==> job 6862 <==
==> flow/design.v <==
module top_level(f1,f2,p,in_1,in_2,out,clk,clk2);
input [7:0]in_1, in_2;
input clk;
input clk2;
input [15:0]p;   
input [15:0]f1,f2;  
output [15:0]out;
wire [15:0]a,b;
wire [15:0]r1,r2,r3,r4,r5;
convert inst_1(.float(a), .int8(in_1), .clk(clk));  
convert inst_2(.float(b), .int8(in_2), .clk(clk));
mult inst_3(.B(f1), .C(r1), .A(a), .clk(clk));   
mult inst_4(.B(f2), .C(r2), .A(b), .clk(clk));
main_adder inst_5 (.AA(r1), .BB(r2),.clk(clk), .R_add(r3)); 
mux inst_6(.in1(r4), .in2(p), .sel(clk2), .out(r5));  
main_adder inst_7 (.AA(r3), .BB(r5),.clk(clk), .R_add(r4));  
assign out=r4;
endmodule
module convert( float, int8,clk);
input clk;
output [15:0] float;
input [7:0] int8;
reg [4:0] exp;
reg [9:0] mantissa;
integer i;
always @(negedge clk)
begin
if(int8 != 8'b0) 
begin
for(i = 0; i < 8; i = i + 1)
    if(int8[i]) 
      exp = i;
      if(exp < 10)
      mantissa = int8 << (10 - exp);
      else
      mantissa = int8;
      exp = exp + 15;
 end
else begin
 mantissa=0;
exp=0;
    end
end
assign float = {1'b0, exp, mantissa};
endmodule
module mult(B,C, A, clk);
input  [15:0]A;
input clk;
input [15:0]B;
output reg    [15:0]C;
wire          [5:0]e;   
wire           [21:0]m;  
wire            [10:0]A_m;     
wire            [10:0]B_m;     
reg           [4:0]C_e;  
wire            C_sign;  
reg           [9:0]C_m;  
assign C_sign=(A[15]^B[15]); 
assign e[5:0]=(A[14:10]+B[14:10]-4'b1111); 
assign A_m[10:0]={1'b1, A[9:0]};
assign B_m[10:0]={1'b1, B[9:0]};
assign m[21:0]=(A_m[10:0])*(B_m[10:0]);   
always@(posedge clk)
begin
if (A==0)   
  begin
  C<=16'b0;
  end
else begin
    if (m[21]==1'b1) 
    begin
    C_m=m[20:11];
    C_e=e[4:0]+m[21];
    C<={C_sign,C_e[4:0],C_m[9:0]};
    end 
    else begin
    C_m=m[19:10];
    C_e=e[4:0]+m[21];
    C<={C_sign,C_e[4:0],C_m[9:0]};
    end
end
end
endmodule
module main_adder (AA, BB,clk, R_add);
input [15:0] AA, BB; 
input clk;             
output  [15:0] R_add;                
wire [14:0]temp_Sum_M_C; 
wire [13:0]temp_Sub_M_C, temp_lza_count_reg;
wire [15:0]temp_L, temp_S;
compare_adder inst_1  (.C_L(temp_L), .C_S(temp_S), .A(AA), .B(BB),.clk(clk));  
shift_adder inst_2    ( temp_sign, temp_Sum_M_C, temp_Sub_M_C, temp_lza_count_reg, temp_L, temp_S,clk);
adder inst_3          (R_add, temp_L, temp_S, temp_sign, temp_Sum_M_C, temp_Sub_M_C, temp_lza_count_reg,clk );
endmodule
module compare_adder (C_L, C_S, A, B,clk);
input [15:0] A, B;
input clk;
output reg[15:0] C_L, C_S;
always@ (posedge clk)
if (A[14:0]>=B[14:0])
 begin
C_L<=A[15:0]; C_S<=B[15:0];
 end
 else begin
C_L<=B[15:0]; C_S<=A[15:0];
 end
endmodule
module shift_adder ( sign, Sum_M_C, Sub_M_C, lza_count_reg,L, S,clk);
input [15:0] L, S;  
input clk;             
output reg sign;                       
reg [13:0] M_C_L, M_C_S;        
reg [13:0]M_C_Lnew, M_C_Snew;   
output  reg[14:0] Sum_M_C;             
output  reg[13:0] Sub_M_C;            
reg [13:0] Sub_M_CS;                     
output reg [13:0] lza_count_reg;                
reg [4:0] count; 
always@ (*)
begin
M_C_L[13:0]={1'b1, L[9:0], 3'b000};                      
M_C_S[13:0]={1'b1, S[9:0], 3'b000};
sign=L[15];                                              
M_C_Snew[13:0]=M_C_S[13:0]>>(L[14:10]-S[14:10]);         
M_C_Lnew[13:0]=M_C_L[13:0];                              
Sum_M_C[14:0]=M_C_Lnew[13:0]+ M_C_Snew[13:0];            
Sub_M_C[13:0]=M_C_Lnew[13:0]- M_C_Snew[13:0];            
begin 
lza_count_reg=14;                                            
for( count=0; count<14; count=count+1 ) 
if( Sub_M_C[ count ] ) 
lza_count_reg=13-count; 
end 
end
endmodule
module adder(R_add, L, S, sign, Sum_M_C, Sub_M_C,lza_count_reg,clk );
input clk;
input [15:0] L, S;               
input sign;                       
input [14:0] Sum_M_C;             
input [13:0] Sub_M_C;            
reg [13:0] Sub_M_CS;                     
input [13:0] lza_count_reg;                
output reg [15:0] R_add;                
always @(posedge clk)
begin
if (L==0 &  S==0)
  begin
  R_add<=16'b0;
  end
  else begin
if (L[15]^S[15]==0)            
 begin
R_add[15]<=sign;                      
R_add[14:10]<=L[14:10]+Sum_M_C[14];   
 if (Sum_M_C[14]==1)
 begin
 R_add[9:0]<=Sum_M_C[13:4];
 end 
 else begin
 R_add[9:0]<=Sum_M_C[12:3];             
 end
 end 
 else begin                         
R_add[15]<=sign;
R_add[14:10]<=L[14:10]-lza_count_reg;
Sub_M_CS[13:0]=(Sub_M_C[13:0]<<lza_count_reg);
R_add[9:0]<=Sub_M_CS[12:3];          
end
end
end
endmodule
module mux(in1, in2, sel, out);  
input [15:0]in1,in2;
input sel;
output reg [15:0]out;
 always @ (*)  
 begin : MUX        
   if (sel == 1'b0) begin
      out = in1;
   end else begin
       out = in2 ;
   end
end
endmodule  
==> flow/run.sh <==
#!/bin/bash
# the make line also repeats each setting of config.mk as NAME=value (left out here)
make -C /OpenROAD-flow-scripts/flow DESIGN_CONFIG=/design/flow/config.mk WORK_HOME=/design/flow/orfs CLKGATE_MAP_FILE= finish
==> flow/config.mk <==
export PLATFORM = sky130hd
export DESIGN_NAME = top_level
export DESIGN_NICKNAME = top_level
export VERILOG_FILES = /design/flow/design.v
export SDC_FILE = /design/flow/constraint.sdc
export NUM_CORES = 4
export LEC_CHECK = 0
export ABC_AREA = 1
export CAP_MARGIN = 25
export CELL_PAD_IN_SITES_DETAIL_PLACEMENT = 0
export CORE_MARGIN = 5
export CORE_UTILIZATION = 40
export CTS_CLUSTER_DIAMETER = 319
export CTS_CLUSTER_SIZE = 10
export HOLD_SLACK_MARGIN = 0.25
export MIN_ROUTING_LAYER = met1
export PLACE_DENSITY_LB_ADDON = 0.02
export SLEW_MARGIN = 10
export TNS_END_PERCENT = 85
==> flow/constraint.sdc <==
create_clock -name core_clock -period 15.8 [get_ports {clk}]
set_input_delay 3.1600 -clock core_clock [delete_from_list [all_inputs] [get_ports {clk}]]
set_output_delay 3.1600 -clock core_clock [all_outputs]
set_load 0.01 [all_outputs]
==> job 9505 (differences from job 6862) <==
ABC_AREA = not set   (was 1)
CAP_MARGIN = 20   (was 25)
CELL_PAD_IN_SITES_DETAIL_PLACEMENT = not set   (was 0)
CORE_MARGIN = 2   (was 5)
CTS_CLUSTER_DIAMETER = not set   (was 319)
CTS_CLUSTER_SIZE = not set   (was 10)
HOLD_SLACK_MARGIN = not set   (was 0.25)
MIN_ROUTING_LAYER = not set   (was met1)
PLACE_DENSITY_LB_ADDON = not set   (was 0.02)
SLEW_MARGIN = 20   (was 10)
TNS_END_PERCENT = not set   (was 85)
==> flow/constraint.sdc (replaced) <==
create_clock -name core_clock -period 13.5 [get_ports {clk}]
set_input_delay 2.7000 -clock core_clock [delete_from_list [all_inputs] [get_ports {clk}]]
set_output_delay 2.7000 -clock core_clock [all_outputs]
set_load 0.01 [all_outputs]
==> results <==
Buf+Inv Stages, Crit Path: job 6862 7; job 9505 5
MUX share of area: job 6862 0.826%; job 9505 5.98%
Run status: job 6862 timing/DRC/antenna clean; job 9505 timing/DRC/antenna clean
Total number of cells along the worst setup path: job 6862 34; job 9505 28
Worst setup slack before clock tree synthesis: job 6862 877 ps; job 9505 -51.6 ps
Detailed-routed wire length on met2: job 6862 28700 um; job 9505 27600 um
Length of routed wiring on met1: job 6862 23300 um; job 9505 24800 um
Post-Layout Cell Count: job 6862 3553; job 9505 3296
Number of global-route vias before repair: job 6862 17649; job 9505 18193
Transition time at the pin with the least slew margin: job 6862 934 ps; job 9505 1000 ps
Highest cell delay on the worst timing path: job 6862 590 ps; job 9505 530 ps
All-layer global routing usage: job 6862 20.9%; job 9505 21.4%
DIE WIDTH: job 6862 232 um; job 9505 231 um
Unique cell types: job 6862 54; job 9505 110
Portion of the layout cell area used by clock cells: job 6862 3.42%; job 9505 3.20%
Number of rows created at floorplan: job 6862 81; job 9505 83
Via Count: job 6862 17619; job 9505 17928
Tap Cells: job 6862 664; job 9505 680
Post-synthesis share of cell area spent on full adders, half adders and majority gates: job 6862 31.2%; job 9505 29.8%
Length of the first detailed-routing pass in iterations: job 6862 6; job 9505 5
Clock Latency Late Sink: job 6862 500 ps; job 9505 480 ps


==> job 2276 <==
RTL: the design.v shown in full above, as it stands there.
make LEC_CHECK=0 CAP_MARGIN=20 CELL_PAD_IN_SITES_DETAIL_PLACEMENT=2 CORE_MARGIN=2 CORE_UTILIZATION=40 MIN_ROUTING_LAYER=met2 SLEW_MARGIN=20 TNS_END_PERCENT=85 finish   # period 13.5 ns
run.sh (not shown) runs the stock make flow with config.mk's settings and CLKGATE_MAP_FILE=.
==> job 8240: changes against job 2276 <==
Settings changed: ABC_AREA from default to 1, CELL_PAD_IN_SITES_DETAIL_PLACEMENT 2 to default, CORE_UTILIZATION 40 to 71, MIN_ROUTING_LAYER met2 to default, PLACE_DENSITY from default to 0.42, TNS_END_PERCENT 85 to default.
==> flow/constraint.sdc (replaced) <==
create_clock -name core_clock -period 18.2 [get_ports {clk}]
set_input_delay 3.6400 -clock core_clock [delete_from_list [all_inputs] [get_ports {clk}]]
set_output_delay 3.6400 -clock core_clock [all_outputs]
set_load 0.01 [all_outputs]
==> metrics.csv <==
stage;metric;value;unit
status;status;did not finish;
status;Failed at;global routing (5_1_grt);
status;stop err;[ERROR GRT-0232] Routing congestion too high. Check the congestion heatmap in the GUI.;
grt;GR Util met1;0;%
synthesis;post-synth net total;2990;
synthesis;yosys stat area;20640;µm²
synthesis;Adder Share, Synth;29.80;%
synthesis;number of distinct library cells after synthesis;110;
synthesis;register share after synthesis;15.32;%
grt;met3 usage;86.87;%
synthesis;syn avg cell area;8.153;µm²
synthesis;top-count cell post-synth;inv_1;
floorplanning;DIE HEIGHT;231.2;µm
synthesis;ys cells;2532;
-- figures above: job 2276

==> metrics.csv <==
stage;metric;value;unit
status;status;complete, no violations;
sta;final setup violation count;0;
grt;vias in the first global route;18572;
floorplanning;DIE HEIGHT;170.5;µm
synthesis;Adder Share, Synth;31.17;%
grt;GR Util met1;45.04;%
synthesis;syn avg cell area;6.932;µm²
critical_path;stages on the worst setup path;33;
synthesis;post-synth net total;3298;
synthesis;register share after synthesis;16.06;%
synthesis;ys cells;2841;
synthesis;post-synthesis cell count;2841;
grt;met3 usage;6.130;%
placement;hpwl dp;41300;µm
synthesis;yosys stat area;19690;µm²
detailed_routing;Top Metal Used;met4;
-- figures above: job 8240



==> inputs of run a <==
Starts from the design.v that is shown in full above.
clock: 11.8 ns
lec_check: 0
abc_area: 1
cap_margin: 5
core_aspect_ratio: 1.81
core_margin: 2
core_utilization: 72
cts_cluster_diameter: 362
cts_cluster_size: 53
max_routing_layer: met5
min_routing_layer: met1
place_density_lb_addon: 0.01
setup_slack_margin: 3.5
slew_margin: 20
==> run b: changes against run a <==
Settings changed: CAP_MARGIN 5 to 20, CORE_ASPECT_RATIO 1.81 to 0.5, CORE_MARGIN 2 to 9, CORE_UTILIZATION 72 to 58, CTS_CLUSTER_DIAMETER 362 to 55, CTS_CLUSTER_SIZE 53 to 11, PLACE_DENSITY_LB_ADDON 0.01 to 0.0, SETUP_SLACK_MARGIN 3.5 to default.
==> flow/constraint.sdc (replaced) <==
create_clock -name core_clock -period 20.0 [get_ports {clk}]
set_input_delay 4.0000 -clock core_clock [delete_from_list [all_inputs] [get_ports {clk}]]
set_output_delay 4.0000 -clock core_clock [all_outputs]
set_load 0.01 [all_outputs]
==> run c: changes against run a <==
Settings changed: CORE_ASPECT_RATIO 1.81 to default, CTS_CLUSTER_DIAMETER 362 to 86, CTS_CLUSTER_SIZE 53 to 14, MAX_ROUTING_LAYER met5 to default, MIN_ROUTING_LAYER met1 to default, PLACE_DENSITY from default to 0.42, PLACE_DENSITY_LB_ADDON 0.01 to default, SETUP_SLACK_MARGIN 3.5 to -0.22, SLEW_MARGIN 20 to 40.
==> flow/constraint.sdc (replaced) <==
create_clock -name core_clock -period 7.17 [get_ports {clk}]
set_input_delay 1.4340 -clock core_clock [delete_from_list [all_inputs] [get_ports {clk}]]
set_output_delay 1.4340 -clock core_clock [all_outputs]
set_load 0.01 [all_outputs]
==> qor summary <==
Number of buffers added by the clock tree synthesis step: run a 17; run b 17; run c 17
Final HPWL DP: run a 47600 microns; run b 40900 microns; run c 45800 microns
Std-Cell Core Area: run a 27000 sq um; run b 33300 sq um; run c 26900 sq um
Inst Count DP: run a 3200; run b 3261; run c 3368
Final GP Congestion: run a 1.00; run b 0.963; run c 0.966
Post-synthesis cell area: run a 19700 sq um; run b 19700 sq um; run c 19700 sq um
Count of flip-flops with a built-in enable after synthesis: run a 0; run b 0; run c 0
Run status: run a stopped before the end; run b complete, no violations; run c stopped before the end
Last stage reached: run a 5_1_grt; run b -; run c 5_1_grt
Number of gates resized after CTS: run a 400; run b 0; run c 75
Hold-fix buffers, CTS: run a 0; run b 0; run c 0
Die footprint: run a 28700 sq um; run b 41300 sq um; run c 28700 sq um
Share of flip-flops with an asynchronous set or reset: run a 0%; run b 0%; run c 0%
Area fraction in compound gates after synthesis: run a 11.1%; run b 11.1%; run c 11.1%
Most used standard cell by instance count after synthesis: run a sky130_fd_sc_hd__nand2_1; run b sky130_fd_sc_hd__nand2_1; run c sky130_fd_sc_hd__nand2_1
Post-CTS setup buffer count: run a 97; run b 0; run c 39
Distinct lib cells: run a 54; run b 54; run c 54
Synthesized chip area reported by yosys: run a 19700 sq um; run b 19700 sq um; run c 19700 sq um
Starting density of the core: run a 73.0%; run b 59.2%; run c 73.3%
Die Y-Extent: run a 226 microns; run b 148 microns; run c 169 microns
Rows: run a 81; run b 47; run c 60
Setup slack after placement: run a -554 ps; run b 2570 ps; run c -3000 ps
Die W: run a 127 microns; run b 279 microns; run c 169 microns
Standard cell area after detailed placement: run a 21400 sq um; run b 20600 sq um; run c 22300 sq um
